==> job 4147: inputs <==
// top_logic
module top_logic(  
		clk,
		rst,
		frz,
		level,
		Dout,
		vsync,
		hsync,
		VGA_R,
		VGA_G,
		VGA_B,
		BTNU,
		BTND,
		BTNL,
		BTNR,
        seven_seg,
        sel,
        pattern_select,
         I_spi_miso,
         O_spi_sck,
         O_spi_cs,
         O_spi_mosi
);
clock: 10.6 ns
lec_check: 0
cap_margin: 30
core_margin: 2
core_utilization: 72
hold_slack_margin: 0.29
setup_slack_margin: -0.85
slew_margin: 20
run.sh (not shown) runs the stock make flow with config.mk's settings and CLKGATE_MAP_FILE=.
==> inputs of job 2495, as changes to job 4147 <==
- ABC_AREA: unset -> 1
- CAP_MARGIN: 30 -> 20
- CELL_PAD_IN_SITES_GLOBAL_PLACEMENT: unset -> 1
- CORE_MARGIN: 2 -> 8
- CORE_UTILIZATION: 72 -> 58
- HOLD_SLACK_MARGIN: 0.29 -> unset
- PLACE_DENSITY_LB_ADDON: unset -> 0.05
- SETUP_SLACK_MARGIN: -0.85 -> -0.55
==> flow/constraint.sdc (replaced) <==
create_clock -name core_clock -period 20.0 [get_ports {clk}]
set_input_delay 4.0000 -clock core_clock [delete_from_list [all_inputs] [get_ports {clk}]]
set_output_delay 4.0000 -clock core_clock [all_outputs]
set_load 0.01 [all_outputs]
==> inputs of job 5232, as changes to job 4147 <==
- HOLD_SLACK_MARGIN: 0.29 -> unset
- SETUP_SLACK_MARGIN: -0.85 -> unset
==> flow/constraint.sdc (replaced) <==
create_clock -name core_clock -period 12.9 [get_ports {clk}]
set_input_delay 2.5800 -clock core_clock [delete_from_list [all_inputs] [get_ports {clk}]]
set_output_delay 2.5800 -clock core_clock [all_outputs]
set_load 0.01 [all_outputs]
==> qor.yml <==
status: "finished clean"
clock_area_share_pct: 1.16
crit_fanout: 11
worstPathArrival_ns: 15.18
num-nonclk-buffers: 150
n_all_inverters: 4083
That was job 2495.
==> qor.yml <==
crit_fanout: 4
num-nonclk-buffers: 1619
violatedChecks: "negative setup slack"
finalWorstSetupSlack_ns: -3.32
n_all_inverters: 3280
status: "complete, but fails checks"
setup_viol: 47
That was job 4147.
==> qor.yml <==
status: "complete, but fails checks"
violatedChecks: "negative setup slack"
die_width_um: 391
clock_area_share_pct: 1.09
crit_fanout: 5
n_all_inverters: 3280
setup_viol: 2
worstPathArrival_ns: 13.94
finalWorstSetupSlack_ns: -0.542
That was job 5232.


==> 07-11: inputs <==
Starting RTL as in the previous note.
export LEC_CHECK = 0
export ABC_AREA = 1
export CAP_MARGIN = 20
export CELL_PAD_IN_SITES_GLOBAL_PLACEMENT = 0
export CORE_ASPECT_RATIO = 1.01
export CORE_MARGIN = 2
export CORE_UTILIZATION = 44
export PLACE_DENSITY = 0.69
export SETUP_SLACK_MARGIN = 5.0
export SLEW_MARGIN = 35
export TNS_END_PERCENT = 85
create_clock -name core_clock -period 19.9 [get_ports {clk}]
==> 03-12 (differences from 07-11) <==
==> flow/config.mk (replaced) <==
export PLATFORM = sky130hd
export DESIGN_NAME = top_logic
export DESIGN_NICKNAME = top_logic
export VERILOG_FILES = /design/flow/design.v
export SDC_FILE = /design/flow/constraint.sdc
export NUM_CORES = 4
export LEC_CHECK = 0
export ABC_AREA = 1
export CAP_MARGIN = 20
export CORE_MARGIN = 2
export CORE_UTILIZATION = 72
export CTS_CLUSTER_DIAMETER = 254
export PLACE_DENSITY = 0.35
export SETUP_SLACK_MARGIN = 1.64
export SLEW_MARGIN = 20
==> flow/constraint.sdc (replaced) <==
create_clock -name core_clock -period 13.1 [get_ports {clk}]
set_input_delay 2.6200 -clock core_clock [delete_from_list [all_inputs] [get_ports {clk}]]
set_output_delay 2.6200 -clock core_clock [all_outputs]
set_load 0.01 [all_outputs]
==> 04-18 (differences from 07-11) <==
==> flow/config.mk (replaced) <==
export PLATFORM = sky130hd
export DESIGN_NAME = top_logic
export DESIGN_NICKNAME = top_logic
export VERILOG_FILES = /design/flow/design.v
export SDC_FILE = /design/flow/constraint.sdc
export NUM_CORES = 4
export LEC_CHECK = 0
export CAP_MARGIN = 30
export CORE_MARGIN = 2
export CORE_UTILIZATION = 72
export CTS_CLUSTER_DIAMETER = 258
export SETUP_SLACK_MARGIN = 1.51
export SLEW_MARGIN = 20
==> flow/constraint.sdc (replaced) <==
create_clock -name core_clock -period 12.0 [get_ports {clk}]
set_input_delay 2.4000 -clock core_clock [delete_from_list [all_inputs] [get_ports {clk}]]
set_output_delay 2.4000 -clock core_clock [all_outputs]
set_load 0.01 [all_outputs]
==> notes <==
First-iteration DRC count: 03-12 > 04-18 > 07-11.
In sequential share of layout area, 03-12 and 04-18 hardly differ.
Register-to-register slack: 04-18 is lower than 07-11 (7.5 ns).
04-18 finished with negative setup slack left. 07-11 completed without violations. 03-12 finished clean.
Between 07-11 and 03-12, the lower worst setup slack is in 03-12 (gap 5.6 ns).
The lowest final area belongs to 07-11, the highest to 03-12.
Synthesized cell count is the same in 07-11 and 03-12.
Global-route usage, lowest first: 07-11, 04-18, 03-12.
Final cell count, highest first: 07-11, 03-12, 04-18.
==> figures <==
                                                                            03-12           07-11                     04-18
Post-cts sizing count                                                         116               0                       369
Tally of unique sky130hd cells used after synthesis                            68              68                        97
Top-area cell share                                                         41.8%           41.8%                     43.7%
Final net count                                                             17770           17602                     16255
Arrival time worst endpoint                                              13.41 ns        14.62 ns                  14.21 ns
Worst Path Buf+Inv                                                             12               9                        11
Number of setup buffers added after CTS                                        45               0                       102
Largest net degree at the start of global routing                              49              61                        63
Setup slack of the worst register-to-register path                        0.25 ns         5.84 ns                  -1.69 ns
Required time of the critical path                                       13.65 ns        20.47 ns                  12.52 ns
Run status                                                         finished clean  finished clean  finished with violations
Reasons for failing layout checks                                               -               -      negative setup slack
Worst setup slack after placement                                       -0.145 ns         5.17 ns                  -2.08 ns
Fraction of the core area covered by cells at the end of the flow           77.2%           46.5%                     80.5%
Count of mapped cells out of synthesis                                      14146           14146                     12136
Fraction of area in multi-input gates                                       76.8%           76.3%                     75.7%
Data-path buffer share of cell area in the final layout                     2.10%           1.01%                     5.73%
Die Y                                                                      401 um          514 um                    391 um
Register fraction of the total cell area                                    5.10%           5.11%                     5.11%
